## alpha
## BobTop
module BobTop (
	clock,
	reset,
	rx,
	runway_override,
	emergency_override,
	tx,
	framing_error,
	runway_active,
	emergency,
	receiving,
	sending
);
Settings: LEC_CHECK=0, ABC_AREA=1, CAP_MARGIN=5, CELL_PAD_IN_SITES_DETAIL_PLACEMENT=0, CELL_PAD_IN_SITES_GLOBAL_PLACEMENT=0, CORE_MARGIN=2, CORE_UTILIZATION=72, CTS_CLUSTER_DIAMETER=166, CTS_CLUSTER_SIZE=15, GPL_TIMING_DRIVEN=1, MAX_ROUTING_LAYER=met4, PLACE_DENSITY=0.78, SLEW_MARGIN=20; clock period 9.82 ns.
run.sh (not shown) runs the stock make flow with config.mk's settings and CLKGATE_MAP_FILE=.
alpha | stages: all done | timing, DRC, antenna: all pass
The inputs of beta differ from those of alpha as listed below.
--- a/flow/config.mk
+++ b/flow/config.mk
@@ -8,3 +8,3 @@
 export ABC_AREA = 1
-export CAP_MARGIN = 5
+export CAP_MARGIN = 20
 export CELL_PAD_IN_SITES_DETAIL_PLACEMENT = 0
@@ -12,3 +12,3 @@
 export CORE_MARGIN = 2
-export CORE_UTILIZATION = 72
+export CORE_UTILIZATION = 71
 export CTS_CLUSTER_DIAMETER = 166
@@ -17,3 +17,3 @@
 export MAX_ROUTING_LAYER = met4
-export PLACE_DENSITY = 0.78
+export PLACE_DENSITY = 0.81
 export SLEW_MARGIN = 20
==> results <==
When beta is set beside alpha, its setup slack turns out to be 0.016 ns smaller. From beta to alpha, summed standard-cell area reported by yosys did not move at all. Total length of routed wires: alpha vs beta — no meaningful difference. beta vs alpha: mean routed wirelength per cell up in beta. Final count of negative-setup-slack endpoints came out exactly the same in beta and alpha. Re die span in y: beta is 0.68% up on alpha. Row post-layout minimum cycle time: beta higher / alpha lower. The sequential power on alpha is in line with that on beta. alpha -> beta: final cell count without fillers flat.

Starting RTL as in the previous note.
clock: 9.82 ns
lec_check: 0
abc_area: 1
cap_margin: 20
core_margin: 2
core_utilization: 71
cts_cluster_size: 43
place_density_lb_addon: 0.14
setup_slack_margin: 2.8
slew_margin: 20
Next try:
CAP_MARGIN = 0   (was 20)
CORE_ASPECT_RATIO = 0.89   (was default)
CORE_UTILIZATION = 72   (was 71)
CTS_CLUSTER_SIZE = 14   (was 43)
PLACE_DENSITY_LB_ADDON = 0.15   (was 0.14)
SETUP_SLACK_MARGIN = 2.67   (was 2.8)
Outcome: Setup slack is worse by 0.034 ns; maximum frequency falls by about 0.64%; global-route usage rises by 1.0 points; sequential power hardly moves; wire length rises by about 1.7%; critical path depth is unchanged; clock-buffer cell count rises by 4; synthesized cell count is unchanged.
Next try:
CAP_MARGIN = 20   (was 0)
CORE_ASPECT_RATIO = default   (was 0.89)
Result: Hold slack gains 0.0053 ns; power decreases by 0.38%; via count drops by 0.86%; clock power hardly moves; final area stays flat; non-clock buffer count does not change.
Next try:
CTS_CLUSTER_DIAMETER = 151   (was default)
CTS_CLUSTER_SIZE = default   (was 14)
PLACE_DENSITY_LB_ADDON = default   (was 0.15)
SETUP_SLACK_MARGIN = 2.91   (was 2.67)
What happened:
- total power came out lower by about 2.6%
- final area falls by 0.44%
- flip-flop count is unchanged
- cell count barely changes
- worst hold slack gets better by 0.013 ns
Next try:
CAP_MARGIN = 0   (was 20)
CTS_CLUSTER_DIAMETER = default   (was 151)
CTS_CLUSTER_SIZE = 14   (was default)
PLACE_DENSITY_LB_ADDON = 0.15   (was default)
SETUP_SLACK_MARGIN = 2.67   (was 2.91)
=>
- die size does not change
- register-to-register slack loses 0.15 ns
- area after synthesis is unchanged
- wire length came out higher by about 3.4%
- utilization came out higher by 0.35 points
- cell area came out higher by about 0.44%
Next try:
CAP_MARGIN = 40   (was 0)
CTS_CLUSTER_DIAMETER = 205   (was default)
PLACE_DENSITY_LB_ADDON = 0.14   (was 0.15)
SETUP_SLACK_MARGIN = 2.8   (was 2.67)
What happened:
- via count goes down by 1.8%
- sequential cell count is unchanged
- area after synthesis stays the same
- die area is unchanged

## wip/pepper
Starting RTL as in the previous note.
==> flow/design.v (excerpt) <==
module BobTop (
	clock,
	reset,
	rx,
	runway_override,
	emergency_override,
	tx,
	framing_error,
	runway_active,
	emergency,
	receiving,
	sending
);
==> flow/config.mk <==
export PLATFORM = sky130hd
export DESIGN_NAME = BobTop
export DESIGN_NICKNAME = BobTop
export VERILOG_FILES = /design/flow/design.v
export SDC_FILE = /design/flow/constraint.sdc
export NUM_CORES = 4
export LEC_CHECK = 0
export ABC_AREA = 1
export CAP_MARGIN = 5
export CELL_PAD_IN_SITES_DETAIL_PLACEMENT = 0
export CELL_PAD_IN_SITES_GLOBAL_PLACEMENT = 0
export CORE_MARGIN = 2
export CORE_UTILIZATION = 72
export CTS_CLUSTER_DIAMETER = 166
export CTS_CLUSTER_SIZE = 15
export GPL_TIMING_DRIVEN = 1
export MAX_ROUTING_LAYER = met4
export PLACE_DENSITY_LB_ADDON = 0.02
export SETUP_SLACK_MARGIN = 2.89
export SLEW_MARGIN = 20
==> flow/constraint.sdc <==
create_clock -name core_clock -period 9.82 [get_ports {clock}]
set_input_delay 1.9640 -clock core_clock [delete_from_list [all_inputs] [get_ports {clock}]]
set_output_delay 1.9640 -clock core_clock [all_outputs]
set_load 0.01 [all_outputs]
Changes in wip/indigo relative to wip/pepper:
- setting PLACE_DENSITY to 0.78 for the first time
- removing SETUP_SLACK_MARGIN (formerly 2.89)
- removing PLACE_DENSITY_LB_ADDON (formerly 0.02)
- changing SLEW_MARGIN from 20 to 40
- changing MAX_ROUTING_LAYER from met4 to met5
Results
- Relative to wip/pepper, headroom to the max-slew limit has increased by 15 points in wip/indigo.
- On final cell count, wip/indigo tracks wip/pepper almost exactly.
- Between wip/pepper and wip/indigo, layout overhead on the synthesized area increased.
- On number of nets in the final layout, wip/pepper and wip/indigo are neck and neck.
- Any difference in insertion delay to the later sink of the worst-skew pair between wip/indigo and wip/pepper is small enough to ignore.
- Delta(number of global-route vias before repair, wip/indigo - wip/pepper) > 0
- Diff wip/indigo..wip/pepper | final area | negligible
- Delta (wip/indigo minus wip/pepper): share of cell area taken by multi-input logic gates comparable; setup slack rose 28 ps.
Inputs modified between wip/indigo and wip/nickel:
- CORE_UTILIZATION changed from 72 to 71
- SLEW_MARGIN changed from 40 to 20
- CORE_MARGIN changed from 2 to 4
- PLACE_DENSITY changed from 0.78 to 0.81
- CAP_MARGIN changed from 5 to 20
- MAX_ROUTING_LAYER changed from met5 to met4
- SETUP_SLACK_MARGIN newly set to 1.33
- CTS_CLUSTER_SIZE removed (was 15)
On fmax, wip/nickel and wip/indigo are basically level. On fraction of met1 tracks used by global routing: between wip/nickel and wip/indigo, it ends up higher for wip/indigo. Compared with wip/indigo, count of filler cells inserted in the layout in wip/nickel decreased by a few percent. Sort wip/nickel and wip/indigo by count of clock-buffer cells in the layout asc -> top: wip/indigo. wip/nickel against wip/indigo: wire length of the first global-routing pass went up; post-CTS setup buffer count flat; post-route standard cell area excluding fillers rose by 390 sq um; part of the total power dissipated in combinational logic fell by 2.0 points; x dimension of the die climbed 3.4%. wip/nickel and wip/indigo ended up with nearly the same maximum cell stage delay along the critical path.
What wip/fjord does differently from wip/nickel at the input level:
- CAP_MARGIN now 5, was 20
- HOLD_SLACK_MARGIN now 0.09, previously not set
- CTS_CLUSTER_SIZE now 15, previously not set
- SLEW_MARGIN now 40, was 20
- SETUP_SLACK_MARGIN no longer set, was 1.33
- CORE_MARGIN now 2, was 4
- CORE_UTILIZATION now 72, was 71
- PLACE_DENSITY now 0.78, was 0.81
- MAX_ROUTING_LAYER now met5, was met4
Results
- Fraction of standard cell area that is sequential came out higher on wip/fjord than on wip/nickel.
- Fraction of the core area covered by cells at the end of the flow (lower): wip/fjord
- wip/fjord vs wip/nickel: final cell count without fillers down
- wip/nickel reached the final stage; the timing, design-rule and antenna checks on its layout passed.
- wip/fjord closes out successfully: all stages finished, all timing, DRC and antenna checks passed.
- [compare] base=wip/nickel new=wip/fjord: via count shows a reduction of about 1.3%; net count of the mapped netlist shows no meaningful change; fraction of power spent switching nets shows an increase of 1.7 points; number of non-clock buffers in the layout shows an increase of 4.8%.
Input-level comparison between wip/garnet and wip/fjord:
- putting SETUP_SLACK_MARGIN at 2.8 where nothing was set
- clearing CTS_CLUSTER_DIAMETER, which used to be 166
- clearing CELL_PAD_IN_SITES_GLOBAL_PLACEMENT, which used to be 0
- putting PLACE_DENSITY_LB_ADDON at 0.14 where nothing was set
- clearing PLACE_DENSITY, which used to be 0.78
- clearing CELL_PAD_IN_SITES_DETAIL_PLACEMENT, which used to be 0
- swapping 15 for 14 in CTS_CLUSTER_SIZE
- clearing MAX_ROUTING_LAYER, which used to be met5
- swapping 5 for 20 in CAP_MARGIN
- clearing HOLD_SLACK_MARGIN, which used to be 0.09
- clearing GPL_TIMING_DRIVEN, which used to be 1
- swapping 40 for 20 in SLEW_MARGIN
Notes after the runs:
Going from wip/fjord to wip/garnet, global-route usage grows by 0.67 points. Chip area estimate from yosys synthesis: wip/fjord vs wip/garnet identical. Of wip/garnet and wip/fjord, it is wip/garnet that has the lower combinational power share. Compare wip/garnet and wip/fjord | number of signal-net buffers in the layout higher: wip/fjord. Wire length reported by the detailed router on wip/garnet is up relative to wip/fjord. Between wip/fjord and wip/garnet, the flow reports clock tree buffer count of the final layout decreasing by a few percent.

BobTop again, from the RTL that the note above started with.
Settings: LEC_CHECK=0, CAP_MARGIN=20, CORE_MARGIN=2, CORE_UTILIZATION=27, SLEW_MARGIN=20; clock period 17.7 ns.
Next try:
- CORE_UTILIZATION: 27 -> 45
Outcome:
- The new run finished clean
- via count drops by 0.86%
- total power drops by 1.9%
- wire length goes down by 1.2%
- utilization rose by 20 points
- global-route usage went up by 8.2 points
- die size shrinks by 39%
- design area shrinks by 2.2%
- clock skew barely changes
- combinational power is about the same
Next try:
- ABC_AREA: unset -> 1
- CORE_UTILIZATION: 45 -> 71
- CTS_CLUSTER_DIAMETER: unset -> 263
- PLACE_DENSITY_LB_ADDON: unset -> 0.01
- clock period: 17.7 -> 13.5 ns (I/O delays scaled with it)
What happened: Worst hold slack improves by 0.0063 ns. Global-route usage came out higher by 13 points. Via count came out higher by about 23%. Final cell count came out higher by 12%. Final area came out lower by about 0.65%. Register-to-register slack degrades by 3.7 ns. Routed wire length came out higher by about 10%. Power came out higher by 5.3%.
Next try:
- CAP_MARGIN: 20 -> 0
- CORE_UTILIZATION: 71 -> 72
- SETUP_SLACK_MARGIN: unset -> 2.84
- clock period: 13.5 -> 9.82 ns (I/O delays scaled with it)
Outcome:
- core utilization is lower by 0.10 points
- critical path depth does not change
- routed wire length went down by 1.2%
- final cell count barely changes
- total power came out higher by 33%
- worst setup slack gets worse by 2.2 ns
- clock-buffer cell count rose by 7
- combinational power increases by 37%
- via count shrinks by 0.86%
No activity file was given, so power comes from the tool's default toggle rates.
